`constraint.sdc`:
```
create_clock -name core_clock -period 1.9 [get_ports {clk}]
set_input_delay 0.3800 -clock core_clock [delete_from_list [all_inputs] [get_ports {clk}]]
set_output_delay 0.3800 -clock core_clock [all_outputs]
set_load 0.01 [all_outputs]
```
`run.sh`:
```
#!/bin/bash
# the make line also repeats each setting of config.mk as NAME=value (left out here)
make -C /OpenROAD-flow-scripts/flow DESIGN_CONFIG=/design/flow/config.mk WORK_HOME=/design/flow/orfs CLKGATE_MAP_FILE= finish
```
`design.v`:
```
`timescale 1ns/1ps
module ddr2_test
	(
	input  wire          clk,
	input  wire          reset,
	input  wire          writes_en,
	input  wire          reads_en,
	input  wire          calib_done, 
	output reg           ib_re,
	input  wire [31:0]   ib_data,
	input  wire [7:0]    ib_count,  
	input  wire          ib_valid,
	input  wire          ib_empty,
	output reg           ob_we,
	output reg  [31:0]   ob_data,
	input  wire [9:0]    ob_count,
	output reg           p0_rd_en_o, 
	input  wire          p0_rd_empty,
	input  wire [31:0]   p0_rd_data,
	input  wire          p0_cmd_full,
	output reg           p0_cmd_en,
	output reg  [2:0]    p0_cmd_instr,
	output reg  [29:0]   p0_cmd_byte_addr,
	output wire [5:0]    p0_cmd_bl_o, 
	input  wire          p0_wr_full,
	output reg           p0_wr_en,
	output reg  [31:0]   p0_wr_data,
	output wire [3:0]    p0_wr_mask,
	output reg [26:0]		MEMORY_COUNT  
	);
localparam FIFO_SIZE      = 1024;
localparam BURST_LEN      = 10;   
wire        rd_fifo_afull;
reg  [29:0] cmd_byte_addr_wr, cmd_byte_addr_rd;
reg  [5:0]  burst_cnt;
reg         write_mode;
reg         read_mode;
reg         reset_d;
assign p0_cmd_bl_o = BURST_LEN - 1;
assign p0_wr_mask = 4'b0000;
always @(posedge clk) write_mode <= writes_en;
always @(posedge clk) read_mode <= reads_en;
always @(posedge clk) reset_d <= reset;
integer state;
localparam s_idle  = 0,
           s_write1 = 10,
           s_write2 = 11,
           s_write3 = 12,
           s_read1 = 20,
           s_read2 = 21,
           s_read3 = 22,
           s_read4 = 23,
			  s_writecmd0 = 30,
			  s_writecmd1 = 31,
			  s_readcmd0 = 40,
			  s_readcmd1 = 41;
always @(posedge clk) begin
	if (reset_d) begin
		state           	<= s_idle;
		burst_cnt       	<= BURST_LEN;
		cmd_byte_addr_wr  <= 0;
		cmd_byte_addr_rd  <= 0;
		p0_cmd_instr 		<= 3'b0;
		p0_cmd_byte_addr 	<= 30'b0;
		MEMORY_COUNT		<= 0;
		p0_cmd_instr 	<= 3'd0;
		p0_cmd_en 		<= 1'b0;
		p0_wr_en 		<= 1'b0;
		p0_rd_en_o 		<= 1'b0;
		ib_re 			<= 1'b0;
		ob_we 			<= 1'b0;
	end else begin
		case (state)
			s_idle: begin
				p0_cmd_en 	<= 1'b0;  
				p0_wr_en 	<= 1'b0;	
				p0_rd_en_o 	<= 1'b0;
				ib_re 		<= 1'b0;
				ob_we 		<= 1'b0;
				burst_cnt <= BURST_LEN;
				if ((p0_cmd_full == 1'b0) && (p0_cmd_en == 1'b0) && calib_done==1 && write_mode==1 && (ib_count >= BURST_LEN) && (MEMORY_COUNT<(27'd0-4*BURST_LEN))) begin
					state <= s_write1;
				end else if ((p0_cmd_full == 1'b0) && (p0_cmd_en == 1'b0) && calib_done==1 && read_mode==1 && (ob_count<(FIFO_SIZE-1-4*BURST_LEN) ) && (MEMORY_COUNT>4*BURST_LEN)) begin
					state <= s_readcmd0;
				end
			end
			s_write1: begin
				p0_wr_en <= 1'b0;					  
				ib_re <= 1'b1;
				state <= s_write2;
			end
			s_write2: begin
				ib_re <= 1'b0;
				if(ib_valid==1) begin
					p0_wr_data <= ib_data;
					burst_cnt <= burst_cnt - 1;
					state <= s_write3;
				end
			end
			s_write3: begin
				if (p0_wr_full == 1'b0) begin
					p0_wr_en   <= 1'b1;
					if (burst_cnt == 6'd0) begin
						state <= s_writecmd0;
						MEMORY_COUNT	  <= MEMORY_COUNT+4*BURST_LEN;
					end else begin
						state 			  <= s_write1;
					end
				end
			end
			s_writecmd0: begin
				p0_wr_en    	  <= 1'b0;
				p0_cmd_byte_addr <= cmd_byte_addr_wr;
				cmd_byte_addr_wr <= cmd_byte_addr_wr + 4*BURST_LEN;  
				p0_cmd_instr     <= 3'b000;
				state 			  <= s_writecmd1;
			end
			s_writecmd1: begin
				p0_cmd_en <= 1'b1;				 
				state <= s_idle;					 
			end
			s_readcmd0: begin
				p0_cmd_instr <= 3'b001;						 	 
				p0_cmd_byte_addr <= cmd_byte_addr_rd; 	 
				state <= s_readcmd1;	
			end
			s_readcmd1: begin
				p0_cmd_en <= 1'b1;					 
				state <= s_read1;	
			end
			s_read1: begin
				p0_cmd_en <= 1'b0;				  
				if (p0_rd_empty==0) begin 		  
					p0_rd_en_o  <= 1'b1;			  
					state <= s_read2;
				end
			end
			s_read2: begin
				ob_data <= p0_rd_data;		 
				p0_rd_en_o  <= 1'b0;					 	 
				state <= s_read3;
			end
			s_read3: begin
				ob_we 		  <= 1'b1;		 
				burst_cnt <= burst_cnt - 1;		 
				state <= s_read4;
			end
			s_read4: begin
				ob_we <= 1'b0;								 
				if ((burst_cnt == 6'd0)) begin 	 
					MEMORY_COUNT <= MEMORY_COUNT - 4*BURST_LEN; 			 
					cmd_byte_addr_rd	<= cmd_byte_addr_rd + 4*BURST_LEN;  
					state <= s_idle;
				end else begin
					state <= s_read1;
				end
			end
		endcase
	end
end
endmodule
```
`config.mk`:
```
export PLATFORM = sky130hd
export DESIGN_NAME = ddr2_test
export DESIGN_NICKNAME = ddr2_test
export VERILOG_FILES = /design/flow/design.v
export SDC_FILE = /design/flow/constraint.sdc
export NUM_CORES = 4
export LEC_CHECK = 0
export ABC_AREA = 1
export CAP_MARGIN = 35
export CORE_ASPECT_RATIO = 1.9
export CORE_MARGIN = 9
export CORE_UTILIZATION = 53
export CTS_CLUSTER_DIAMETER = 273
export CTS_CLUSTER_SIZE = 35
export GPL_TIMING_DRIVEN = 1
export HOLD_SLACK_MARGIN = -0.06
export SETUP_SLACK_MARGIN = 0.43
export SLEW_MARGIN = 20
export TNS_END_PERCENT = 80
```
==> results of run 1 <==
## metrics by stage
step / TNS (ns) / instances / power (mW)
finish: 0 / 1547 / 8.186
global route: 0 / 1547 / 8.420
CTS: 0 / 1530 / 8.240
detailed placement: -1.566 / 1472 / 4.759
global placement: -1.001 / 1472 / 4.750
floorplan: 0 / 1080 / 4.567
## per-layer routing
metal,vias to the layer above,share of wire [%],track usage [%]
li1,4068,-,-
met1,3969,34,24.83
met2,379,54,49.82
met3,91,6.2,6.198
met4,0,5.3,13.44
met5,-,0,0
## layout make-up
class / instances / area, um2 / share of cell area [%]
clock buffers: 18 / 429.2 / 3.357
clock inverters: 14 / 141.4 / 1.106
inverters: 108 / 427.9 / 3.347
multi-input cells: 727 / 4119 / 32.22
flip-flops and latches: 196 / 4676 / 36.58
well taps: 198 / 247.7 / 1.938
repair buffers: 286 / 2743 / 21.45
## what timing repair did
item,CTS,global route
resized,356,159
pin swaps,41,52
setup buffers,26,17
endpoints found under the setup margin,185,168
==> deck_impl_summary.md, run 1 <==
Flow Results at a Glance

Status
  • Status: complete, no violations

Drt
  • Antenna cells: 0
  • Detail Route Antenna Nets: 0
  • DR DRC count: 0
  • Number of DRC markers in iteration 0: 510
  • WL per Instance: approximately 19 um
  • DRT Pass-1 Iters: 5
  • Final wirelength: around 30000 um
  • Vias per std cell: approximately 5.5
  • Routed via count: between 8000 and 9000

Place
  • Global placement routability congestion: 0.9284
  • Area of placed instances: 0.01116 mm2
  • Pre-CTS setup slack: -0.1864 ns
  • I/O Buffers: 210
  • Post-DP HPWL: ~22000 um

Worst setup path
  • Worst path bufs/invs: 3
  • Worst R2R Path Depth: 11
  • CP peak stage delay: 0.33 ns
  • CP Launch Point: burst_cnt[0]$_SDFFE_PP0P_
  • Reg-to-reg slack, setup: 0.28 ns
  • Worst setup path end: MEMORY_COUNT[21]$_SDFFE_PP0P_
  • Crit. End Element: register
  • Critical path arrival: ~1.9 ns
  • CP delay by family, top: simple AND/OR/NAND/NOR gates
  • Max FO, Critical Path: 8
  • CP Depth: 11
  • Crit path kind: reg2reg
  • Worst flop-to-flop path endpoint: MEMORY_COUNT[21]$_SDFFE_PP0P_
  • Required time worst endpoint: 2.23 ns
  • Worst reg2reg startpoint: burst_cnt[0]$_SDFFE_PP0P_
  • Slowest cell on crit path: dfxtp_1
  • Crit-path cells: inv_2 -> ha_4 -> nand3_4 -> nor2_4 -> buf_12 -> buf_6 -> nand3_4 -> nor2_4 -> nand2_2 -> nand2_1 -> nor2_1
  • Crit path launch type: register

Clocking
  • H-Tree Depth: 4
  • Clock slew at reported path FFs: 0.08 ns
  • Clk sink count: 196
  • Hold-fix buffers, CTS: 0
  • Root buf cell: clkbuf_16
  • Late-Pin Clk Latency: 0.44 ns
  • CTS Buf Count: 17
  • Clock Path Buffers: 2
  • TritonCTS clock tree: done

Synthesis
  • Ys cells: 1064
  • Mux area share: 0%
  • Top cell type by total area after synthesis: dfxtp_1
  • Yosys synthesis chip area: 0.008730 mm2
  • Cell area leaders: dfxtp_1 30%, edfxtp_1 22%, nand2_1 9.0%
  • Mapped Cells: 1064
  • Asr flop ratio synth: 0%
  • Ys Warns: 1
  • Adder Area Share: 1.003%
  • Most frequent cell after synthesis: nand2_1
  • Basic Gates by Area: 26.90%
  • Synth top cells by count: 209 x nand2_1, 174 x nor2_1, 132 x dfxtp_1
  • Area share, top type: a little under a third
  • Registers, synthesis: 196
  • Post-Synth XOR/XNOR Area: 0.6020%
  • Avg Cell Area, Syn: 8.205 um2
  • Post-synth design cell area: slightly below 0.009 mm2
  • EDFF count, synth: 64
  • Top logic family: simple AND/OR/NAND/NOR gates
  • Distinct lib cells used: between 40 and 50
  • Synth Flop Type: dfxtp_1
  • Ao+oa area frac: 10.96%
  • Synth Seq Share: 52.29%

Global route
  • Number of global-route vias before repair: 8328
  • Global-route wire length before repair: 45100 um
  • GRT Residual Overflow: 0
  • Pin count of the biggest net entering global routing: roughly 40
  • Initial antenna violation count: 0
  • Global Route Usage Sum: about a quarter

Timing
  • Tcrit/Tclk final: 85.02%
  • RSZ-0062 raised after global routing: true
  • Final setup vio count: 0
  • Final Hold Slack: 0.3847 ns
  • PnR worst setup slack: 0.2845 ns
  • FMAX: 619.0 MHz
  • Skew final: 0.01407 ns
  • Hold Fails Final Rpt: 0
  • Final-report max-slew violation count: 0
  • Final min period: 1.615 ns

Pwr
  • Pint: 6.354 mW
  • Clock power frac: 43.1%
  • Sw frac: 22.38%
  • Combinational power share: under 10%
  • P_seq: 4.31 mW
  • Switching power: ~1.8 mW
  • Power in the clock group: 3.53 mW
  • Seq pwr share: a little over half
  • Leakage: 5.167 nW
  • PwrDens: 640.4 mW/mm2
  • Top pwr grp: registers
  • Peak supply drop: 0.6610 mV
  • Comb power: roughly 0.35 mW

Floorplanning
  • Core ar.: 0.01610 mm2
  • Std cell rows: between 60 and 70
  • # IOs: 231
  • Die height: 194.9 um
  • Die X: around 110 um
  • Die area: ~0.022 mm2
  • FP Util: a little over half

Cells and area
  • Filler cells: 1102
  • NumNets Final: 1435
  • Finished Cell Area: approximately 0.013 mm2
  • Area delta synth->final: 46.44%
  • Final Util: 79.42%

Worst hold path
  • WHS Endpoint: reset_d$_DFF_P_
  • Min-delay src: reset
  • Tightest Hold Check Type: in2reg
  • WHS Path Cells: 1

Flow run
  • Max Cap Violations: 0
  • OpenROAD warning count: 36
==> run 2, diff against run 1 <==
- CAP_MARGIN: 35 -> 20
- CORE_ASPECT_RATIO: 1.9 -> not set
- CORE_MARGIN: 9 -> 2
- CORE_UTILIZATION: 53 -> 66
- CTS_CLUSTER_DIAMETER: 273 -> not set
- CTS_CLUSTER_SIZE: 35 -> not set
- GPL_TIMING_DRIVEN: 1 -> not set
- HOLD_SLACK_MARGIN: -0.06 -> not set
- PLACE_DENSITY: not set -> 0.6
- SETUP_SLACK_MARGIN: 0.43 -> not set
- TNS_END_PERCENT: 80 -> not set
- clock period: 1.9 -> 2.31 ns (I/O delays scaled with it)
==> run 2 against run 1 <==
  * Combinational power shrank 23%
  * Critical endpoint is now MEMORY_COUNT[13]
  * Worst setup slack lost 0.036 ns
  * Via count is 1.0% lower
  * Sequential share of layout area up 2.9 points
==> deck_impl_summary.md, run 2 <==
Flow Results at a Glance

Pwr
  • Combinational power share: ~4%
  • Power Total: 6.796 mW
  • Switching power: 1.371 mW
  • Pint: 5.426 mW
  • Leakage: 4.380 nW
  • Clock power frac: a little over two fifths
  • Power in the clock group: 2.96 mW
  • P_seq: 3.57 mW
  • Peak supply drop: 0.4621 mV
  • Sw frac: 20.17%
  • PwrDens: 588.1 mW/mm2
  • Comb power: 0.269 mW
  • Seq pwr share: between 50% and 60%
  • Top pwr grp: registers

Floorplanning
  • Core ar.: between 0.01 and 0.015 mm2
  • Die X: 119.0 um
  • Die height: ~120 um
  • FP Util: around two thirds
  • Die area: approximately 0.014 mm2
  • Std cell rows: about 42
  • # IOs: 231

Synthesis
  • Distinct lib cells used: 46
  • Cell area leaders: dfxtp_1 30%, edfxtp_1 22%, nand2_1 9.0%
  • Synth Seq Share: 52.29%
  • Mux area share: 0%
  • Mapped Cells: 1064
  • Asr flop ratio synth: 0%
  • Adder Area Share: 1.003%
  • Ys Warns: 1
  • Synth Flop Type: dfxtp_1
  • Avg Cell Area, Syn: 8.205 um2
  • Post-synth design cell area: 0.008730 mm2
  • Top cell type by total area after synthesis: dfxtp_1
  • Synth top cells by count: 209 x nand2_1, 174 x nor2_1, 132 x dfxtp_1
  • Yosys synthesis chip area: 0.008730 mm2
  • Post-Synth XOR/XNOR Area: less than 1%
  • Area share, top type: 30.27%
  • Most frequent cell after synthesis: nand2_1
  • Top logic family: simple AND/OR/NAND/NOR gates
  • Ao+oa area frac: between 10% and 20%
  • EDFF count, synth: ~64
  • Basic Gates by Area: 26.90%
  • Ys cells: 1064
  • Registers, synthesis: a little under 200

Cells and area
  • Storage element area: 0.004564 mm2
  • Area delta synth->final: 32.39%
  • NumNets Final: 1375
  • Non-filler cells, final: 1465
  • Logic area: about 0.0035 mm2
  • Filler cells: between 600 and 700

Drt
  • DR DRC count: 0
  • Routed via count: 8421
  • Number of DRC markers in iteration 0: between 800 and 900
  • Antenna cells: 0
  • WL per Instance: 16.31 um
  • DRT Pass-1 Iters: 6
  • Detail Route Antenna Nets: 0
  • Vias per std cell: 5.748
  • Final wirelength: 23900 um

Worst setup path
  • Worst path bufs/invs: 1
  • Required time worst endpoint: roughly 1.9 ns
  • CP Launch Point: MEMORY_COUNT[13]$_SDFFE_PP0P_
  • Slowest cell on crit path: clkdlybuf4s50_1
  • Crit path kind: reg2out
  • CP peak stage delay: 0.61 ns
  • Critical path arrival: 1.60 ns
  • Worst flop-to-flop path endpoint: cmd_byte_addr_rd[17]$_SDFFE_PP0P_
  • Max FO, Critical Path: 9
  • Crit. End Element: output pin
  • Crit path launch type: register
  • CP delay by family, top: buffers and inverters
  • CP Depth: 1
  • Worst R2R Path Depth: 8
  • Worst setup path end: MEMORY_COUNT[13]
  • Reg-to-reg slack, setup: 0.32 ns
  • Worst reg2reg startpoint: state[10]$_DFF_P_
  • Crit-path cells: clkdlybuf4s50_1

Worst hold path
  • WHS Endpoint: ib_re$_SDFFE_PP0P_
  • Min-delay src: state[9]$_DFF_P_
  • WHS Path Cells: 1
  • Tightest Hold Check Type: reg2reg

Place
  • Pre-CTS setup slack: 0.1208 ns
  • Placed cells: roughly 1400
  • Post-DP HPWL: 16660 um
  • Global placement routability congestion: 0.9167
  • I/O Buffers: 210

Timing
  • FMAX: 485.1 MHz
  • Setup TNS: 0 ns
  • Skew final: roughly 0.01 ns
  • Worst Tran Pin Value: about 0.77 ns
  • Final-report max-slew violation count: 0
  • Final min period: 2.061 ns
  • Hold Fails Final Rpt: 0
  • Rel. slew slack: between 40% and 50%
  • Final setup vio count: 0
  • PnR worst setup slack: ~0.25 ns
  • Tcrit/Tclk final: 89.23%
  • RSZ-0062 raised after global routing: false

Clocking
  • H-Tree Depth: 4
  • PostCTS Resize Cnt: 0
  • CTS Buf Count: 17
  • Root buf cell: clkbuf_16
  • Total setup buffers inserted after CTS: 0
  • Late-Pin Clk Latency: 0.44 ns
  • Clock Path Buffers: 2
  • TritonCTS clock tree: done
  • Clock slew at reported path FFs: 0.06 ns
  • Clk sink count: around 200
  • Hold-fix buffers, CTS: 0

Flow run
  • OpenROAD warning count: 33
  • Max Cap Violations: 0

Global route
  • Number of global-route vias before repair: 8269
  • Pin count of the biggest net entering global routing: 36
  • GRT Residual Overflow: 0
  • Initial antenna violation count: 0
  • Global-route wire length before repair: 38830 um
  • Global Route Usage Sum: 34.32%

Status
  • Status: complete, no violations
run 2: layout make-up:
cell class | instances | share of cell area [%]
inverters | 108 | 3.551
flip-flops and latches | 196 | 39.49
well taps | 176 | 1.905
multi-input cells | 727 | 30.44
repair buffers | 226 | 19.44
clock inverters | 7 | 0.5846
clock buffers | 25 | 4.579
run 2: metal layers:
layer / routed length (um) / track usage [%] / part of all wire, % / vias up
met4: 1040 / 18.60 / 4.4 / 0
met5: 0 / 0 / 0 / -
met1: 8768 / 38.60 / 37 / 3887
met3: 1690 / 6.130 / 7.1 / 115
met2: 12400 / 61.53 / 52 / 462
li1: - / - / - / 3957
run 2: per-stage QoR:
stage	hold slack, ns	util (%)	cell area, um2
global route	0.4627	88.32	11560
finish	0.4492	88.32	11560
detailed placement	0.4426	83.76	10960
CTS	0.4506	88.32	11560
floorplan	0.4212	-	8795
global placement	0.4316	83.76	10960
==> run 3, diff against run 2 <==
- ABC_AREA: 1 -> not set
- CORE_UTILIZATION: 66 -> 61
- CTS_CLUSTER_DIAMETER: not set -> 363
- CTS_CLUSTER_SIZE: not set -> 35
- GPL_TIMING_DRIVEN: not set -> 1
- PLACE_DENSITY: 0.6 -> not set
- SETUP_SLACK_MARGIN: not set -> -0.13
- TNS_END_PERCENT: not set -> 70
- clock period: 2.31 -> 1.73 ns (I/O delays scaled with it)
==> run 3 against run 2 <==
  * The layout now fails its checks (negative setup slack)
  * Clock power grew about 50%
  * Global-route usage grew 6.7 points
  * First-iteration DRC count grew 130%
==> deck_impl_summary.md, run 3 <==
Flow Results at a Glance

Status
  • Status: complete, but fails checks
  • Layout violations: negative setup slack

Place
  • I/O Buffers: 210
  • Post-DP HPWL: about 18000 um
  • Area of placed instances: 0.01137 mm2
  • Global placement routability congestion: around 0.9

Synthesis
  • Avg Cell Area, Syn: ~10 um2
  • Asr flop ratio synth: 0%
  • Mux area share: 3.468%
  • Post-synth design cell area: 0.008299 mm2
  • Synth top cells by count: 138 x nor2_1, 132 x dfxtp_1, 64 x edfxtp_1
  • Synth Seq Share: 55.00%
  • Mapped Cells: 827
  • Synth Flop Type: dfxtp_1
  • Ys cells: 827
  • Distinct lib cells used: 56
  • Yosys synthesis chip area: slightly above 0.008 mm2
  • Registers, synthesis: 196
  • Ao+oa area frac: a little under a tenth
  • Basic Gates by Area: 20.14%
  • Adder Area Share: 1.055%
  • EDFF count, synth: between 60 and 70
  • Area share, top type: 31.84%
  • Top logic family: simple AND/OR/NAND/NOR gates
  • Most frequent cell after synthesis: nor2_1
  • Cell area leaders: dfxtp_1 32%, edfxtp_1 23%, nor2_1 6.2%
  • Top cell type by total area after synthesis: dfxtp_1
  • Post-Synth XOR/XNOR Area: ~6.5%
  • Ys Warns: 1

Clocking
  • Clock Path Buffers: 2
  • H-Tree Depth: 4
  • Late-Pin Clk Latency: 0.46 ns
  • TritonCTS clock tree: done
  • Root buf cell: clkbuf_16
  • CTS Buf Count: 17
  • Hold-fix buffers, CTS: 0
  • Clk sink count: 196
  • Clock slew at reported path FFs: 0.08 ns

Worst setup path
  • Worst path bufs/invs: 4
  • CP Launch Point: MEMORY_COUNT[17]$_SDFFE_PP0P_
  • Slowest cell on crit path: dfxtp_1
  • Worst R2R Path Depth: 9
  • Worst reg2reg startpoint: MEMORY_COUNT[17]$_SDFFE_PP0P_
  • CP peak stage delay: 0.38 ns
  • Crit-path cells: buf_4 -> nand4b_1 -> buf_4 -> buf_4 -> buf_4 -> nor3_1 -> a21oi_1 -> or3_1 -> a21oi_1
  • Critical path's most frequent cell: buf_4
  • Required time worst endpoint: 2.09 ns
  • Crit path launch type: register
  • CP Depth: 9
  • CP delay by family, top: simple AND/OR/NAND/NOR gates
  • Reg-to-reg slack, setup: -0.40 ns
  • Worst setup path end: MEMORY_COUNT[22]$_SDFFE_PP0P_
  • Max FO, Critical Path: 2
  • Crit path kind: reg2reg
  • Worst flop-to-flop path endpoint: MEMORY_COUNT[22]$_SDFFE_PP0P_
  • Critical path arrival: 2.50 ns
  • Crit. End Element: register

Drt
  • Routed wl met2: 17680 um
  • WL per Instance: 29.64 um
  • Routed via count: approximately 9500
  • Met3 WL: roughly 5400 um
  • Detail Route Antenna Nets: 0
  • DR DRC count: 0
  • DRT Pass-1 Iters: 10
  • Met1 WL: 11750 um
  • Number of DRC markers in iteration 0: 1894
  • Max layer used: met4
  • Vias per std cell: 7.163
  • Final wirelength: 39430 um

Pwr
  • Power in the clock group: ~4.4 mW
  • Power Total: 9.598 mW
  • Sw frac: 22.84%
  • Peak supply drop: 0.6079 mV
  • Seq pwr share: roughly half
  • Switching power: 2.192 mW
  • Combinational power share: 4.1%
  • PwrDens: 761.8 mW/mm2
  • Pint: 7.406 mW
  • Top pwr grp: registers
  • Comb power: between 0.3 and 0.4 mW
  • P_seq: about 4.8 mW
  • Clock power frac: 46.3%
  • Leakage: approximately 4.7 nW

Worst hold path
  • Min-delay src: reads_en
  • WHS Path Cells: 1
  • WHS Endpoint: read_mode$_DFF_P_
  • Tightest Hold Check Type: in2reg

Timing
  • Worst Tran Pin Value: 0.5464 ns
  • Final min period: between 2 and 2.5 ns
  • Rel. slew slack: 63.30%
  • FMAX: 468.5 MHz
  • PnR worst setup slack: -0.4045 ns
  • Tcrit/Tclk final: 123.4%
  • Hold Fails Final Rpt: 0
  • Final setup vio count: 108
  • Final-report max-slew violation count: 0
  • RSZ-0062 raised after global routing: true
  • Skew final: 0.01676 ns

Global route
  • Pin count of the biggest net entering global routing: 58
  • Global-route wire length before repair: 45930 um
  • Number of global-route vias before repair: 8344
  • GRT Residual Overflow: 0
  • Initial antenna violation count: 1
  • Global Route Usage Sum: 40.99%

Cells and area
  • Finished Cell Area: around 0.013 mm2
  • Area delta synth->final: 51.80%
  • NumNets Final: 1239

Floorplanning
  • # IOs: 231
  • Std cell rows: ~42
  • FP Util: 62.67%
  • Die area: 0.01455 mm2
  • Core ar.: 0.01324 mm2
  • Die height: 120.6 um
  • Die X: approximately 120 um

Flow run
  • Max Cap Violations: 0
  • OpenROAD warning count: 36
run 3: timing repair:
action                                  4_1_cts  5_1_grt
endpoints found under the hold margin         0        0
gates resized                                34       97
pin swaps                                    15       26
endpoints found under the setup margin       29       49
buffers inserted                              6        6
run 3: final cells by class:
cell class | instances | area [um2]
diodes | 1 | 2.502
inverters | 19 | 71.32
clock buffers | 17 | 425.4
clock inverters | 15 | 203.9
fillers | 330 | 644.4
flip-flops and latches | 196 | 4598
well taps | 176 | 220.2
repair buffers | 340 | 3188
multi-input cells | 566 | 3889
run 3: stage by stage:
step / instances / hold WS (ns) / setup WS [ns] / TNS, ns / util, %
2_1_floorplan: 843 / 0.3737 / -0.2563 / -3.843 / -
4_1_cts: 1327 / 0.3459 / -0.1679 / -4.498 / 91.77
5_1_grt: 1329 / 0.3230 / -0.5590 / -20.90 / 95.12
3_3_place_gp: 1290 / 0.4618 / -0.3323 / -4.130 / 85.89
6_report: 1330 / 0.3370 / -0.4045 / -16.25 / 95.13
3_5_place_dp: 1290 / 0.4848 / -0.3689 / -6.649 / 85.89
run 3: routing by layer:
metal  track usage, %  vias to the layer above
met2            72.14                     1263
met5                0                        -
met3            8.915                      502
li1                 -                     3517
met1            46.91                     4245
met4            20.49                        0
==> run 4, diff against run 3 <==
- CORE_UTILIZATION: 61 -> 72
- CTS_CLUSTER_DIAMETER: 363 -> 390
- CTS_CLUSTER_SIZE: 35 -> 37
- GPL_TIMING_DRIVEN: 1 -> not set
- PLACE_DENSITY_LB_ADDON: not set -> 0.01
- SETUP_SLACK_MARGIN: -0.13 -> not set
- SLEW_MARGIN: 20 -> 30
- TNS_END_PERCENT: 70 -> not set
- clock period: 1.73 -> 2.38 ns (I/O delays scaled with it)
==> run 4 against run 3 <==
  * The run now fails in 5_1_grt
  * Die area is 15% lower
  * Synthesized cell count stayed put
  * Synthesized area stayed put
==> deck_impl_summary.md, run 4 <==
Physical Implementation Snapshot

Synthesis
  • Area share, top type: a little under a third
  • Post-synth design cell area: 0.008299 mm2
  • Top logic family: simple AND/OR/NAND/NOR gates
  • Basic Gates by Area: between 20 and 25%
  • Post-Synth XOR/XNOR Area: approximately 6.5%
  • Ys cells: 827
  • Synth Flop Type: dfxtp_1
  • Synth top cells by count: 138 x nor2_1, 132 x dfxtp_1, 64 x edfxtp_1
  • Most frequent cell after synthesis: nor2_1
  • Cell area leaders: dfxtp_1 32%, edfxtp_1 23%, nor2_1 6.2%
  • Adder Area Share: 1.055%
  • Top cell type by total area after synthesis: dfxtp_1
  • Ao+oa area frac: 9.166%
  • Avg Cell Area, Syn: 10.04 um2
  • Mapped Cells: ~830
  • Distinct lib cells used: ~56
  • Asr flop ratio synth: 0%
  • Yosys synthesis chip area: approximately 0.0083 mm2
  • Synth Seq Share: 55.00%
  • Mux area share: under 10%
  • Registers, synthesis: roughly 200
  • EDFF count, synth: ~64
  • Ys Warns: 1

Floorplanning
  • Core ar.: 0.01132 mm2
  • FP Util: 73.31%
  • Die height: about 110 um
  • Die X: 111.4 um
  • Std cell rows: 39
  • # IOs: 231
  • Die area: 0.01240 mm2

Place
  • Global placement routability congestion: 0.8830
  • I/O Buffers: about 210
  • Post-DP HPWL: 17900 um
  • Pre-CTS setup slack: -0.007570 ns
  • Area of placed instances: between 0.01 and 0.015 mm2

Global route
  • Global Route Usage Sum: 86.04%
  • GRT Residual Overflow: between 150 and 200

Clocking
  • Clk sink count: 196
  • Clock Path Buffers: 2
  • Root buf cell: clkbuf_16
  • CTS Buf Count: 17
  • H-Tree Depth: 4
  • Total setup buffers inserted after CTS: 0

Status
  • Status: aborted with a tool error
  • Tool error: [ERROR GRT-0232] Routing congestion too high. Check the congestion heatmap in the GUI.
  • Exit stage: 5_1_grt
run 4: routing by layer:
metal  global-route usage, %  GRT overflow
met3                   70.39             0
met5                   18.43             0
met4                   95.14            94
met1                   85.17             1
met2                   101.2           104
run 4: through the flow:
stage	power (mW)	utilization, %	instances	hold slack (ns)
4_1_cts	6.467	97.26	1177	0.4903
3_3_place_gp	3.761	92.31	1145	0.4588
2_1_floorplan	3.627	-	843	0.4333
3_5_place_dp	3.779	92.31	1145	0.4878
run 4: repair_timing:
action | in CTS
endpoints found under the hold margin | 0
hold buffers | 0
gates resized | 1
endpoints found under the setup margin | 1
==> run 5, diff against run 4 <==
- CAP_MARGIN: 20 -> 15
- CORE_UTILIZATION: 72 -> 58
- CTS_CLUSTER_DIAMETER: 390 -> not set
- CTS_CLUSTER_SIZE: 37 -> 30
- PLACE_DENSITY: not set -> 0.6
- PLACE_DENSITY_LB_ADDON: 0.01 -> not set
- SLEW_MARGIN: 30 -> 20
- clock period: 2.38 -> 1.38 ns (I/O delays scaled with it)
==> run 5 against run 4 <==
  * The run fails in 4_1_cts
  * Synthesized cell count did not move
  * Synthesized area unchanged
  * Die area increased by 23%
==> deck_impl_summary.md, run 5 <==
Physical Implementation Snapshot

Status
  • Status: aborted with a tool error
  • Exit stage: 4_1_cts
  • Tool error: [ERROR DPL-0038] Utilization greater than 100%, impossible to legalize

Synthesis
  • Distinct lib cells used: 56
  • EDFF count, synth: 64
  • Synth Seq Share: between 50% and 60%
  • Most frequent cell after synthesis: nor2_1
  • Area share, top type: 31.84%
  • Synth Flop Type: dfxtp_1
  • Synth top cells by count: 138 x nor2_1, 132 x dfxtp_1, 64 x edfxtp_1
  • Registers, synthesis: 196
  • Mapped Cells: approximately 830
  • Ys cells: ~830
  • Asr flop ratio synth: 0%
  • Basic Gates by Area: 20.14%
  • Ao+oa area frac: 9.166%
  • Mux area share: 3.468%
  • Cell area leaders: dfxtp_1 32%, edfxtp_1 23%, nor2_1 6.2%
  • Adder Area Share: 1.055%
  • Post-Synth XOR/XNOR Area: 6.543%
  • Post-synth design cell area: roughly 0.0083 mm2
  • Top cell type by total area after synthesis: dfxtp_1
  • Avg Cell Area, Syn: between 10 and 15 um2
  • Yosys synthesis chip area: 0.008299 mm2
  • Ys Warns: 1
  • Top logic family: simple AND/OR/NAND/NOR gates

Floorplanning
  • Die area: 0.01528 mm2
  • Core ar.: 0.01393 mm2
  • Die height: 123.6 um
  • Std cell rows: 43
  • # IOs: 231
  • FP Util: approximately three fifths
  • Die X: 123.6 um

Place
  • Placed cells: 1348
  • Global placement routability congestion: slightly above 0.9
  • Post-DP HPWL: 18810 um
  • I/O Buffers: 210
[run 5: metrics by stage]
| step | total power [mW] | worst slack, ns | util (%) | setup TNS [ns] | cell area, um2 |
|---|---|---|---|---|---|
| after floorplan | 6.260 | -0.4055 | - | -17.19 | 9062 |
| after global placement | 6.525 | -0.5769 | 88.25 | -24.63 | 12300 |
| after detailed placement | 6.551 | -0.6642 | 88.25 | -31.62 | 12300 |
==> run 6, diff against run 5 <==
- CAP_MARGIN: 15 -> 20
- CELL_PAD_IN_SITES_GLOBAL_PLACEMENT: not set -> 3
- CORE_ASPECT_RATIO: not set -> 1.33
- CORE_UTILIZATION: 58 -> 40
- CTS_CLUSTER_DIAMETER: not set -> 213
- CTS_CLUSTER_SIZE: 30 -> 94
- PLACE_DENSITY: 0.6 -> not set
- PLACE_DENSITY_LB_ADDON: not set -> 0.05
- TNS_END_PERCENT: not set -> 10
- clock period: 1.38 -> 3.0 ns (I/O delays scaled with it)
==> run 6 against run 5 <==
  * The run fails in 3_3_place_gp
  * Synthesized area stayed put
  * Synthesized cell count did not move
  * Die area rose by 43%
==> deck_impl_summary.md, run 6 <==
Physical Implementation Snapshot

Status
  • Status: aborted with a tool error
  • Tool error: [ERROR FLW-0024] Place density exceeds 1.0 (current PLACE_DENSITY_LB_ADDON =  0.05). Please check if the value of  PLACE_DENSITY_LB_ADDON is between 0 and 0.99.
  • Exit stage: 3_3_place_gp

Floorplanning
  • FP Util: around 41%
  • Die area: between 0.02 and 0.025 mm2
  • Die height: approximately 170 um
  • Die X: 128.9 um
  • Core ar.: approximately 0.020 mm2
  • Std cell rows: ~60
  • # IOs: around 230

Synthesis
  • Top logic family: simple AND/OR/NAND/NOR gates
  • Basic Gates by Area: 20.14%
  • Post-Synth XOR/XNOR Area: 6.543%
  • Area share, top type: 31.84%
  • Synth top cells by count: 138 x nor2_1, 132 x dfxtp_1, 64 x edfxtp_1
  • Avg Cell Area, Syn: 10.04 um2
  • Synth Flop Type: dfxtp_1
  • Cell area leaders: dfxtp_1 32%, edfxtp_1 23%, nor2_1 6.2%
  • Post-synth design cell area: 0.008299 mm2
  • Mapped Cells: 827
  • Ao+oa area frac: 9.166%
  • Ys cells: slightly above 800
  • Registers, synthesis: roughly 200
  • Top cell type by total area after synthesis: dfxtp_1
  • Most frequent cell after synthesis: nor2_1
  • Adder Area Share: under 10%
  • Synth Seq Share: 55.00%
  • Distinct lib cells used: 56
  • Ys Warns: 1
  • EDFF count, synth: 64
  • Asr flop ratio synth: 0%
  • Mux area share: around 3.5%
  • Yosys synthesis chip area: roughly 0.0083 mm2
==> run 7, diff against run 6 <==
- CELL_PAD_IN_SITES_GLOBAL_PLACEMENT: 3 -> not set
- CORE_ASPECT_RATIO: 1.33 -> not set
- CORE_UTILIZATION: 40 -> 58
- CTS_CLUSTER_DIAMETER: 213 -> not set
- CTS_CLUSTER_SIZE: 94 -> not set
- PLACE_DENSITY_LB_ADDON: 0.05 -> not set
- SETUP_SLACK_MARGIN: not set -> -0.08
- TNS_END_PERCENT: 10 -> not set
- clock period: 3.0 -> 1.95 ns (I/O delays scaled with it)
==> run 7 against run 6 <==
  * Now fails the layout checks on negative setup slack
  * Synthesized area stayed put
  * Synthesized cell count stayed put
  * Die area is 30% lower
==> deck_impl_summary.md, run 7 <==
Flow Results at a Glance

Flow run
  • Max Cap Violations: 0
  • OpenROAD warning count: 34

Timing
  • Final Hold Slack: 0.3906 ns
  • Rel. slew slack: 61.86%
  • Skew final: between 0.01 and 0.015 ns
  • FMAX: ~500 MHz
  • Tcrit/Tclk final: 102.1%
  • Setup TNS: -0.08234 ns
  • Final-report max-slew violation count: 0
  • Final setup vio count: 4
  • Final min period: 1.991 ns
  • Hold Fails Final Rpt: 0
  • Worst Tran Pin Value: 0.5722 ns
  • PnR worst setup slack: -0.04101 ns

Drt
  • Routed via count: 7116
  • Detail Route Antenna Nets: 0
  • Antenna cells: 0
  • Final wirelength: 21870 um
  • DRT Pass-1 Iters: 5
  • Number of DRC markers in iteration 0: approximately 550
  • WL per Instance: 17.23 um
  • Vias per std cell: 5.608
  • DR DRC count: 0

Global route
  • Number of global-route vias before repair: 6916
  • Pin count of the biggest net entering global routing: ~68
  • Met1 Usage GRT: 34.76%
  • Global Route Usage Sum: 28.97%
  • Grt met3 use: 6.822%
  • Initial antenna violation count: 0
  • GRT Residual Overflow: 0
  • GR Layer Usage met2: 50.65%
  • Global-route wire length before repair: 34220 um
  • GRT Max-Usage Layer: met2

Worst setup path
  • Worst setup path end: MEMORY_COUNT[26]$_SDFFE_PP0P_
  • Crit-path cells: or4_4 -> nor4_1 -> a31oi_1 -> a211oi_1 -> mux2_2
  • CP Depth: 5
  • Worst flop-to-flop path endpoint: MEMORY_COUNT[26]$_SDFFE_PP0P_
  • CP delay by family, top: simple AND/OR/NAND/NOR gates
  • CP Launch Point: MEMORY_COUNT[18]$_SDFFE_PP0P_
  • Slowest cell on crit path: or4_4
  • Worst reg2reg startpoint: MEMORY_COUNT[18]$_SDFFE_PP0P_
  • Critical path arrival: 2.32 ns
  • CP peak stage delay: roughly 0.57 ns
  • Crit path launch type: register
  • Crit. End Element: register
  • Reg-to-reg slack, setup: -0.04 ns
  • Crit path kind: reg2reg
  • Max FO, Critical Path: 4
  • Worst path bufs/invs: 0
  • Worst R2R Path Depth: 5
  • Required time worst endpoint: 2.28 ns

Synthesis
  • Basic Gates by Area: 20.14%
  • Cell area leaders: dfxtp_1 32%, edfxtp_1 23%, nor2_1 6.2%
  • Most frequent cell after synthesis: nor2_1
  • Mapped Cells: 827
  • Registers, synthesis: 196
  • Mux area share: 3.468%
  • Post-synth design cell area: 0.008299 mm2
  • Area share, top type: 31.84%
  • Yosys synthesis chip area: 0.008299 mm2
  • EDFF count, synth: roughly 64
  • Ys cells: 827
  • Ys Warns: 1
  • Post-Synth XOR/XNOR Area: 6.543%
  • Ao+oa area frac: approximately 9.2%
  • Top logic family: simple AND/OR/NAND/NOR gates
  • Adder Area Share: 1.055%
  • Synth Seq Share: 55.00%
  • Synth top cells by count: 138 x nor2_1, 132 x dfxtp_1, 64 x edfxtp_1
  • Distinct lib cells used: 56
  • Synth Flop Type: dfxtp_1
  • Top cell type by total area after synthesis: dfxtp_1
  • Avg Cell Area, Syn: 10.04 um2
  • Asr flop ratio synth: 0%

Cells and area
  • Final Util: 83.45%
  • Area delta synth->final: 40.12%
  • NumNets Final: 1175
  • Logic area: 0.003462 mm2
  • Finished Cell Area: 0.01163 mm2
  • Filler cells: 798
  • Non-filler cells, final: between 1000 and 1500
  • Storage element area: 0.004571 mm2

Floorplanning
  • # IOs: 231
  • FP Util: around 60%
  • Die area: 0.01528 mm2
  • Die X: 123.6 um
  • Core ar.: 0.01393 mm2
  • Std cell rows: ~43
  • Die height: 123.6 um

Clocking
  • Clock Path Buffers: 2
  • H-Tree Depth: 4
  • Clock slew at reported path FFs: 0.07 ns
  • TritonCTS clock tree: done
  • Late-Pin Clk Latency: 0.44 ns
  • Root buf cell: clkbuf_16
  • Clk sink count: ~200
  • CTS Buf Count: 17

Pwr
  • Top pwr grp: registers
  • Peak supply drop: 0.6013 mV
  • Leakage: 4.072 nW
  • Seq pwr share: approximately 50%
  • P_seq: 4.23 mW
  • Pint: 6.729 mW
  • Switching power: 1.668 mW
  • Clock power frac: 46.1%
  • Combinational power share: between 3 and 4%
  • PwrDens: 722.1 mW/mm2
  • Power in the clock group: 3.88 mW
  • Sw frac: 19.87%
  • Comb power: 0.287 mW

Worst hold path
  • WHS Path Cells: 1
  • WHS Endpoint: reset_d$_DFF_P_
  • Min-delay src: reset
  • Tightest Hold Check Type: in2reg

Status
  • Status: complete, but fails checks
  • Layout violations: negative setup slack

Place
  • Global placement routability congestion: 0.8566
  • Area of placed instances: 0.01093 mm2
  • Post-DP HPWL: between 15000 and 20000 um
  • I/O Buffers: 210
  • Placed cells: 1237
run 7: cell type report:
cell class | instances | area share (%)
tap | 180 | 1.937
clock buffer | 18 | 3.777
multi-input combinational | 566 | 29.77
timing repair buffer | 276 | 22.69
clock inverter | 14 | 1.904
inverter | 19 | 0.6133
sequential | 196 | 39.30
run 7: routing by layer:
layer | part of all wire [%] | vias to the layer above
li1 | - | 3391
met5 | 0 | -
met2 | 51 | 247
met4 | 1.9 | 0
met3 | 6.6 | 34
met1 | 41 | 3444
run 7: timing repair:
action,CTS,global route
buffers inserted,0,0
endpoints found under the hold margin,0,0
pin swaps,0,1
hold buffers,0,0
endpoints found under the setup margin,1,15
gates resized,2,6
run 7: through the flow:
step | power (mW) | worst slack (ns)
final | 8.397 | -0.04101
after global routing | 8.634 | -0.07709
after CTS | 8.433 | -0.05251
after detailed placement | 4.610 | -0.1912
after global placement | 4.598 | -0.1370
after floorplan | 4.427 | -0.07508
==> run 8, diff against run 7 <==
- CAP_MARGIN: 20 -> 40
- CORE_UTILIZATION: 58 -> 72
- CTS_CLUSTER_SIZE: not set -> 37
- PLACE_DENSITY: not set -> 0.92
- SETUP_SLACK_MARGIN: -0.08 -> not set
- clock period: 1.95 -> 1.69 ns (I/O delays scaled with it)
==> run 8 against run 7 <==
  * The flow now stops in 3_5_place_dp
  * Die area shrank 19%
  * Synthesized cell count is the same
  * Synthesized area is the same
==> deck_impl_summary.md, run 8 <==
Physical Implementation Snapshot

Synthesis
  • Most frequent cell after synthesis: nor2_1
  • Top cell type by total area after synthesis: dfxtp_1
  • Yosys synthesis chip area: 0.008299 mm2
  • Synth top cells by count: 138 x nor2_1, 132 x dfxtp_1, 64 x edfxtp_1
  • Post-synth design cell area: a little over 0.008 mm2
  • Registers, synthesis: 196
  • EDFF count, synth: 64
  • Top logic family: simple AND/OR/NAND/NOR gates
  • Cell area leaders: dfxtp_1 32%, edfxtp_1 23%, nor2_1 6.2%
  • Distinct lib cells used: 56
  • Adder Area Share: 1.055%
  • Area share, top type: 31.84%
  • Post-Synth XOR/XNOR Area: 6.543%
  • Basic Gates by Area: 20.14%
  • Synth Seq Share: between 50% and 60%
  • Avg Cell Area, Syn: 10.04 um2
  • Mux area share: roughly 3.5%
  • Ys Warns: 1
  • Synth Flop Type: dfxtp_1
  • Ys cells: 827
  • Mapped Cells: 827
  • Ao+oa area frac: a little under a tenth
  • Asr flop ratio synth: 0%

Floorplanning
  • Core ar.: ~0.011 mm2
  • Std cell rows: 39
  • Die height: 111.4 um
  • FP Util: 73.31%
  • # IOs: 231
  • Die X: 111.4 um
  • Die area: 0.01240 mm2

Status
  • Status: aborted with a tool error
  • Tool error: [ERROR DPL-0038] Utilization greater than 100%, impossible to legalize
  • Exit stage: 3_5_place_dp

Place
  • I/O Buffers: approximately 210
  • Global placement routability congestion: 1.026
-- run 8: stage by stage --
stage	setup TNS, ns	worst slack [ns]	power, mW
global placement	-5.646	-0.3416	5.314
floorplan	-0.6113	-0.1429	5.107
==> run 9, diff against run 8 <==
- ABC_AREA: not set -> 1
- CAP_MARGIN: 40 -> 20
- CTS_CLUSTER_DIAMETER: not set -> 203
- CTS_CLUSTER_SIZE: 37 -> 98
- PLACE_DENSITY: 0.92 -> 0.38
- clock period: 1.69 -> 1.3 ns (I/O delays scaled with it)
==> run 9 against run 8 <==
  * The flow again stops in 3_5_place_dp
  * Synthesized cell count up 29%
  * Synthesized area up 5.2%
  * Die area up 5.0%
==> deck_impl_summary.md, run 9 <==
Physical Implementation Snapshot

Synthesis
  • Mux area share: 0%
  • Top logic family: simple AND/OR/NAND/NOR gates
  • Most frequent cell after synthesis: nand2_1
  • Post-synth design cell area: ~0.0087 mm2
  • Area share, top type: 30.27%
  • Adder Area Share: around 1.0%
  • Yosys synthesis chip area: around 0.0087 mm2
  • Synth top cells by count: 209 x nand2_1, 174 x nor2_1, 132 x dfxtp_1
  • EDFF count, synth: 64
  • Asr flop ratio synth: 0%
  • Ys Warns: 1
  • Post-Synth XOR/XNOR Area: 0.6020%
  • Synth Flop Type: dfxtp_1
  • Registers, synthesis: approximately 200
  • Synth Seq Share: between 50% and 60%
  • Avg Cell Area, Syn: 8.205 um2
  • Distinct lib cells used: between 40 and 50
  • Cell area leaders: dfxtp_1 30%, edfxtp_1 22%, nand2_1 9.0%
  • Top cell type by total area after synthesis: dfxtp_1
  • Basic Gates by Area: 26.90%
  • Ao+oa area frac: 10.96%
  • Mapped Cells: 1064
  • Ys cells: 1064

Floorplanning
  • Die height: around 110 um
  • Die X: 114.1 um
  • Std cell rows: 40
  • # IOs: 231
  • Die area: 0.01302 mm2
  • Core ar.: roughly 0.012 mm2
  • FP Util: between 70% and 80%

Place
  • Global placement routability congestion: 0.9969
  • I/O Buffers: 210

Status
  • Status: aborted with a tool error
  • Tool error: [ERROR DPL-0038] Utilization greater than 100%, impossible to legalize
  • Exit stage: 3_5_place_dp
-- run 9: per-stage QoR --
step	setup slack, ns	power, mW	cells	hold WS [ns]	setup TNS (ns)
floorplan	-0.1975	6.674	1080	0.2877	-14.15
global placement	-0.3854	6.951	1541	0.4353	-21.94
==> run 10, diff against run 9 <==
- ABC_AREA: 1 -> not set
- CELL_PAD_IN_SITES_DETAIL_PLACEMENT: not set -> 2
- CELL_PAD_IN_SITES_GLOBAL_PLACEMENT: not set -> 1
- CORE_ASPECT_RATIO: not set -> 0.53
- CORE_UTILIZATION: 72 -> 40
- CTS_CLUSTER_DIAMETER: 203 -> 156
- CTS_CLUSTER_SIZE: 98 -> 44
- GPL_ROUTABILITY_DRIVEN: not set -> 1
- MAX_ROUTING_LAYER: not set -> met4
- PLACE_DENSITY: 0.38 -> not set
- PLACE_DENSITY_LB_ADDON: not set -> 0.1
- SETUP_SLACK_MARGIN: not set -> -0.02
- clock period: 1.3 -> 1.35 ns (I/O delays scaled with it)
==> run 10 against run 9 <==
  * The run again fails in 3_5_place_dp
  * Synthesized cell count fell by 22%
  * Die area grew 69%
  * Synthesized area shrank 4.9%
==> deck_impl_summary.md, run 10 <==
Physical Implementation Snapshot

Status
  • Status: aborted with a tool error
  • Exit stage: 3_5_place_dp
  • Tool error: [ERROR DPL-0033] detailed placement checks failed during check placement.

Synthesis
  • Synth Seq Share: between 50 and 60%
  • Mux area share: under 10%
  • Post-Synth XOR/XNOR Area: 6.543%
  • Avg Cell Area, Syn: 10.04 um2
  • EDFF count, synth: approximately 64
  • Cell area leaders: dfxtp_1 32%, edfxtp_1 23%, nor2_1 6.2%
  • Most frequent cell after synthesis: nor2_1
  • Ao+oa area frac: 9.166%
  • Registers, synthesis: 196
  • Adder Area Share: 1.055%
  • Synth top cells by count: 138 x nor2_1, 132 x dfxtp_1, 64 x edfxtp_1
  • Top logic family: simple AND/OR/NAND/NOR gates
  • Synth Flop Type: dfxtp_1
  • Top cell type by total area after synthesis: dfxtp_1
  • Ys cells: 827
  • Yosys synthesis chip area: 0.008299 mm2
  • Asr flop ratio synth: 0%
  • Mapped Cells: 827
  • Post-synth design cell area: 0.008299 mm2
  • Ys Warns: 1
  • Distinct lib cells used: around 56
  • Basic Gates by Area: 20.14%
  • Area share, top type: a little under a third

Floorplanning
  • FP Util: 40.69%
  • Die X: 201.9 um
  • Core ar.: 0.02040 mm2
  • # IOs: 231
  • Std cell rows: 38
  • Die height: 108.9 um
  • Die area: 0.02197 mm2

Place
  • I/O Buffers: roughly 210
  • Global placement routability congestion: approximately 0.84
==> run 11, diff against run 10 <==
- CAP_MARGIN: 20 -> 0
- CELL_PAD_IN_SITES_DETAIL_PLACEMENT: 2 -> not set
- CELL_PAD_IN_SITES_GLOBAL_PLACEMENT: 1 -> not set
- CORE_ASPECT_RATIO: 0.53 -> not set
- CORE_UTILIZATION: 40 -> 66
- CTS_CLUSTER_DIAMETER: 156 -> not set
- CTS_CLUSTER_SIZE: 44 -> 32
- GPL_ROUTABILITY_DRIVEN: 1 -> not set
- HOLD_SLACK_MARGIN: not set -> -0.09
- MAX_ROUTING_LAYER: met4 -> not set
- PLACE_DENSITY: not set -> 0.6
- PLACE_DENSITY_LB_ADDON: 0.1 -> not set
- SETUP_SLACK_MARGIN: -0.02 -> 0.28
- clock period: 1.35 -> 2.05 ns (I/O delays scaled with it)
==> run 11 against run 10 <==
  * The run fails in 5_1_grt
  * Synthesized area unchanged
  * Die area decreased by 39%
  * Synthesized cell count unchanged
==> deck_impl_summary.md, run 11 <==
Physical Implementation Snapshot

Synthesis
  • Synth Flop Type: dfxtp_1
  • Most frequent cell after synthesis: nor2_1
  • Ao+oa area frac: under 10%
  • Mux area share: 3.468%
  • Ys Warns: 1
  • Post-Synth XOR/XNOR Area: about 6.5%
  • Distinct lib cells used: 56
  • Cell area leaders: dfxtp_1 32%, edfxtp_1 23%, nor2_1 6.2%
  • Area share, top type: between 30% and 40%
  • Registers, synthesis: between 150 and 200
  • Synth top cells by count: 138 x nor2_1, 132 x dfxtp_1, 64 x edfxtp_1
  • Adder Area Share: 1.055%
  • Yosys synthesis chip area: 0.008299 mm2
  • Top logic family: simple AND/OR/NAND/NOR gates
  • Basic Gates by Area: a little over 20%
  • EDFF count, synth: about 64
  • Asr flop ratio synth: 0%
  • Ys cells: 827
  • Top cell type by total area after synthesis: dfxtp_1
  • Post-synth design cell area: 0.008299 mm2
  • Avg Cell Area, Syn: 10.04 um2
  • Synth Seq Share: 55.00%
  • Mapped Cells: 827

Clocking
  • Clk sink count: between 150 and 200
  • CTS Buf Count: 17
  • Hold-fix buffers, CTS: 0
  • H-Tree Depth: 4
  • Root buf cell: clkbuf_16
  • Clock Path Buffers: 2

Floorplanning
  • Core ar.: ~0.012 mm2
  • Die height: 116.1 um
  • FP Util: about two thirds
  • # IOs: between 200 and 250
  • Std cell rows: 40
  • Die X: approximately 120 um
  • Die area: 0.01349 mm2

Place
  • Global placement routability congestion: approximately 0.86
  • Area of placed instances: ~0.011 mm2
  • Post-DP HPWL: 16340 um
  • I/O Buffers: 210

Status
  • Status: aborted with a tool error
  • Exit stage: 5_1_grt
  • Tool error: [ERROR DPL-0038] Utilization greater than 100%, impossible to legalize
run 11: timing repair:
item | CTS
setup endpoints to repair | 98
buffers inserted | 12
pin swaps | 17
resized | 129
gates cloned | 1
run 11: metrics by stage:
step | setup TNS [ns] | setup slack [ns] | instances | power, mW
floorplan | 0 | 0.2128 | 843 | 4.211
detailed placement | -0.4976 | -0.08235 | 1193 | 4.381
CTS | 0 | 0.1321 | 1238 | 7.351
global placement | -0.1530 | -0.05595 | 1193 | 4.367
==> run 12, diff against run 11 <==
- ABC_AREA: not set -> 0
- CAP_MARGIN: 0 -> 20
- CELL_PAD_IN_SITES_DETAIL_PLACEMENT: not set -> 2
- CELL_PAD_IN_SITES_GLOBAL_PLACEMENT: not set -> 0
- CORE_ASPECT_RATIO: not set -> 0.51
- CORE_UTILIZATION: 66 -> 43
- CTS_CLUSTER_SIZE: 32 -> not set
- HOLD_SLACK_MARGIN: -0.09 -> not set
- MAX_ROUTING_LAYER: not set -> met5
- PLACE_DENSITY: 0.6 -> not set
- PLACE_DENSITY_LB_ADDON: not set -> 0.02
- SETUP_SLACK_MARGIN: 0.28 -> not set
- clock period: 2.05 -> 1.53 ns (I/O delays scaled with it)
==> run 12 against run 11 <==
  * The flow stops in 3_5_place_dp
  * Synthesized cell count stayed put
  * Die area is 52% higher
  * Synthesized area stayed put
==> deck_impl_summary.md, run 12 <==
Physical Implementation Snapshot

Status
  • Status: aborted with a tool error
  • Exit stage: 3_5_place_dp
  • Tool error: [ERROR DPL-0033] detailed placement checks failed during check placement.

Synthesis
  • Most frequent cell after synthesis: nor2_1
  • Ao+oa area frac: slightly above 9%
  • Yosys synthesis chip area: around 0.0083 mm2
  • Ys Warns: 1
  • Synth top cells by count: 138 x nor2_1, 132 x dfxtp_1, 64 x edfxtp_1
  • Post-Synth XOR/XNOR Area: between 6 and 7%
  • Adder Area Share: about 1.1%
  • EDFF count, synth: 64
  • Top cell type by total area after synthesis: dfxtp_1
  • Basic Gates by Area: 20.14%
  • Area share, top type: 31.84%
  • Synth Flop Type: dfxtp_1
  • Post-synth design cell area: 0.008299 mm2
  • Registers, synthesis: between 150 and 200
  • Ys cells: 827
  • Asr flop ratio synth: 0%
  • Mux area share: 3.468%
  • Synth Seq Share: between 50% and 60%
  • Mapped Cells: between 800 and 900
  • Top logic family: simple AND/OR/NAND/NOR gates
  • Cell area leaders: dfxtp_1 32%, edfxtp_1 23%, nor2_1 6.2%
  • Distinct lib cells used: 56
  • Avg Cell Area, Syn: 10.04 um2

Floorplanning
  • Core ar.: ~0.019 mm2
  • Std cell rows: 36
  • Die height: 103.2 um
  • FP Util: 43.66%
  • Die area: roughly 0.020 mm2
  • # IOs: 231
  • Die X: 198.5 um

Place
  • Global placement routability congestion: 0.8503
  • I/O Buffers: 210
[run 12: metrics by stage]
stage	worst slack [ns]	hold slack, ns	area, um2	setup TNS [ns]	cells
floorplan	-0.2587	0.3337	8897	-4.926	843
global placement	-0.4463	0.4653	12360	-14.77	1439
==> run 13, diff against run 12 <==
- ABC_AREA: 0 -> not set
- CELL_PAD_IN_SITES_DETAIL_PLACEMENT: 2 -> not set
- CELL_PAD_IN_SITES_GLOBAL_PLACEMENT: 0 -> not set
- CORE_ASPECT_RATIO: 0.51 -> not set
- CORE_UTILIZATION: 43 -> 40
- MAX_ROUTING_LAYER: met5 -> not set
- PLACE_DENSITY: not set -> 0.6
- PLACE_DENSITY_LB_ADDON: 0.02 -> not set
- clock period: 1.53 -> 2.17 ns (I/O delays scaled with it)
==> run 13 against run 12 <==
  * Now clean on timing, DRC and antenna
  * Synthesized area is the same
  * Synthesized cell count is the same
  * Die area grew 6.9%
==> deck_impl_summary.md, run 13 <==
Flow Results at a Glance

Status
  • Status: complete, no violations

Pwr
  • PwrDens: 631.2 mW/mm2
  • Clock power frac: 43.9%
  • Pint: 5.697 mW
  • Power Total: 7.244 mW
  • Leakage: just under 4 nW
  • P_seq: 3.81 mW
  • Power in the clock group: 3.18 mW
  • Peak supply drop: 0.5244 mV
  • Sw frac: a little over a fifth
  • Combinational power share: 3.6%
  • Comb power: 0.258 mW
  • Seq pwr share: a little over half
  • Top pwr grp: registers
  • Switching power: ~1.5 mW

Floorplanning
  • Core ar.: 0.02030 mm2
  • Die X: 148.0 um
  • Std cell rows: 52
  • FP Util: between 40% and 50%
  • Die height: about 150 um
  • Die area: approximately 0.022 mm2
  • # IOs: about 230

Worst hold path
  • WHS Path Cells: 1
  • WHS Endpoint: reset_d$_DFF_P_
  • Min-delay src: reset
  • Tightest Hold Check Type: in2reg

Synthesis
  • Synth Seq Share: 55.00%
  • Synth Flop Type: dfxtp_1
  • Registers, synthesis: 196
  • Yosys synthesis chip area: between 0.008 and 0.009 mm2
  • Cell area leaders: dfxtp_1 32%, edfxtp_1 23%, nor2_1 6.2%
  • Basic Gates by Area: 20.14%
  • Ys cells: ~830
  • EDFF count, synth: 64
  • Asr flop ratio synth: 0%
  • Synth top cells by count: 138 x nor2_1, 132 x dfxtp_1, 64 x edfxtp_1
  • Adder Area Share: between 1 and 1.5%
  • Area share, top type: approximately a third
  • Mux area share: 3.468%
  • Mapped Cells: roughly 830
  • Distinct lib cells used: 56
  • Avg Cell Area, Syn: 10.04 um2
  • Top logic family: simple AND/OR/NAND/NOR gates
  • Most frequent cell after synthesis: nor2_1
  • Post-Synth XOR/XNOR Area: 6.543%
  • Post-synth design cell area: 0.008299 mm2
  • Top cell type by total area after synthesis: dfxtp_1
  • Ao+oa area frac: 9.166%
  • Ys Warns: 1

Clocking
  • Late-Pin Clk Latency: 0.43 ns
  • TritonCTS clock tree: done
  • Clock Path Buffers: 2
  • Root buf cell: clkbuf_16
  • CTS Buf Count: 17
  • Clk sink count: 196
  • Clock slew at reported path FFs: around 0.070 ns
  • H-Tree Depth: 4

Worst setup path
  • Required time worst endpoint: 2.49 ns
  • Max FO, Critical Path: 7
  • Worst flop-to-flop path endpoint: MEMORY_COUNT[26]$_SDFFE_PP0P_
  • Crit path launch type: register
  • CP delay by family, top: simple AND/OR/NAND/NOR gates
  • Critical path arrival: 2.36 ns
  • Crit-path cells: or4_1 -> nor4_1 -> a31oi_1 -> a211oi_1 -> mux2_2
  • Crit. End Element: register
  • CP peak stage delay: 0.58 ns
  • CP Launch Point: MEMORY_COUNT[20]$_SDFFE_PP0P_
  • Worst path bufs/invs: 0
  • Crit path kind: reg2reg
  • Reg-to-reg slack, setup: 0.13 ns
  • Worst setup path end: MEMORY_COUNT[26]$_SDFFE_PP0P_
  • Worst R2R Path Depth: 5
  • Worst reg2reg startpoint: MEMORY_COUNT[20]$_SDFFE_PP0P_
  • Slowest cell on crit path: or4_1
  • CP Depth: 5

Drt
  • Final wirelength: between 20000 and 25000 um
  • Detail Route Antenna Nets: 0
  • DRT Pass-1 Iters: 4
  • Number of DRC markers in iteration 0: around 360
  • Vias per std cell: between 4 and 5
  • DR DRC count: 0
  • Antenna cells: 0
  • WL per Instance: 15.93 um
  • Routed via count: approximately 6700

Timing
  • RSZ-0062 raised after global routing: true
  • Rel. slew slack: 62.77%
  • Final-report max-slew violation count: 0
  • Final min period: 2.041 ns
  • Worst Tran Pin Value: 0.5585 ns
  • Skew final: between 0.01 and 0.015 ns
  • Tcrit/Tclk final: a little over nine tenths
  • Hold Fails Final Rpt: 0
  • Final setup vio count: 0
  • FMAX: around 490 MHz
  • Setup TNS: 0 ns
  • PnR worst setup slack: 0.1289 ns

Place
  • Pre-CTS setup slack: -0.01585 ns
  • Post-DP HPWL: 15640 um
  • I/O Buffers: 210
  • Global placement routability congestion: 0.8241
  • Area of placed instances: 0.01085 mm2

Global route
  • Global-route wire length before repair: between 30000 and 40000 um
  • Initial antenna violation count: 0
  • Number of global-route vias before repair: 6081
  • Global Route Usage Sum: 19.50%
  • Pin count of the biggest net entering global routing: 65
  • GRT Residual Overflow: 0

Cells and area
  • Area delta synth->final: 38.29%
  • Finished Cell Area: 0.01148 mm2
  • NumNets Final: 1150
  • Final Util: 56.54%

Flow run
  • Max Cap Violations: 0
  • OpenROAD warning count: 32
## run 13: metrics by stage
step / hold slack [ns] / std cells
after global placement: 0.4648 / 1301
final: 0.4471 / 1334
after CTS: 0.4333 / 1333
after floorplan: 0.4333 / 843
after global routing: 0.4349 / 1334
after detailed placement: 0.4718 / 1301
## run 13: per-layer routing
layer / wire [um] / global-route usage, % / vias up
met3: 1406 / 4.321 / 20
met1: 9720 / 26.32 / 3097
met5: 0 / 0 / -
met4: 233 / 5.381 / 0
li1: - / - / 3344
met2: 9884 / 31.69 / 196
## run 13: final cells by class
type | instances | area, um2
Tap cell | 270 | 337.8
Clock buffer | 19 | 432.9
Multi-Input combinational cell | 566 | 3453
Sequential cell | 196 | 4571
Clock inverter | 13 | 163.9
Fill cell | 1865 | 8822
Inverter | 19 | 71.32
Timing Repair Buffer | 251 | 2447
## run 13: what timing repair did
item                                    in CTS  in global routing
hold buffers                                 0                  0
endpoints found under the setup margin       0                 12
resized                                      0                  6
buffers inserted                             0                  1
==> run 14, diff against run 13 <==
- CORE_UTILIZATION: 40 -> 65
- clock period: 2.17 -> 1.75 ns (I/O delays scaled with it)
==> run 14 against run 13 <==
  * The run now fails in 4_1_cts
  * Synthesized area is the same
  * Synthesized cell count is the same
  * Die area shrank 38%
==> deck_impl_summary.md, run 14 <==
Physical Implementation Snapshot

Synthesis
  • Post-Synth XOR/XNOR Area: 6.543%
  • Synth top cells by count: 138 x nor2_1, 132 x dfxtp_1, 64 x edfxtp_1
  • Registers, synthesis: about 200
  • Ao+oa area frac: 9.166%
  • Avg Cell Area, Syn: 10.04 um2
  • Post-synth design cell area: 0.008299 mm2
  • Ys Warns: 1
  • Top logic family: simple AND/OR/NAND/NOR gates
  • EDFF count, synth: around 64
  • Asr flop ratio synth: 0%
  • Ys cells: just over 800
  • Yosys synthesis chip area: 0.008299 mm2
  • Basic Gates by Area: 20.14%
  • Synth Seq Share: 55.00%
  • Mapped Cells: 827
  • Distinct lib cells used: between 50 and 60
  • Top cell type by total area after synthesis: dfxtp_1
  • Adder Area Share: 1.055%
  • Mux area share: about 3.5%
  • Synth Flop Type: dfxtp_1
  • Area share, top type: 31.84%
  • Most frequent cell after synthesis: nor2_1
  • Cell area leaders: dfxtp_1 32%, edfxtp_1 23%, nor2_1 6.2%

Floorplanning
  • Core ar.: 0.01252 mm2
  • FP Util: 66.30%
  • Die height: 117.0 um
  • Die X: 117.0 um
  • # IOs: around 230
  • Std cell rows: 41
  • Die area: 0.01369 mm2

Place
  • Area of placed instances: 0.01137 mm2
  • I/O Buffers: 210
  • Global placement routability congestion: 0.9120
  • Post-DP HPWL: 18360 um

Status
  • Status: aborted with a tool error
  • Exit stage: 4_1_cts
  • Tool error: [ERROR DPL-0038] Utilization greater than 100%, impossible to legalize
==> run 14: per-stage QoR <==
| stage | utilization [%] | hold slack, ns | worst slack [ns] | instances |
|---|---|---|---|---|
| after detailed placement | 90.81 | 0.4816 | -0.3866 | 1270 |
| after global placement | 90.81 | 0.4522 | -0.3118 | 1270 |
| after floorplan | - | 0.3777 | -0.08291 | 843 |
Power and IR drop assume default switching activity.
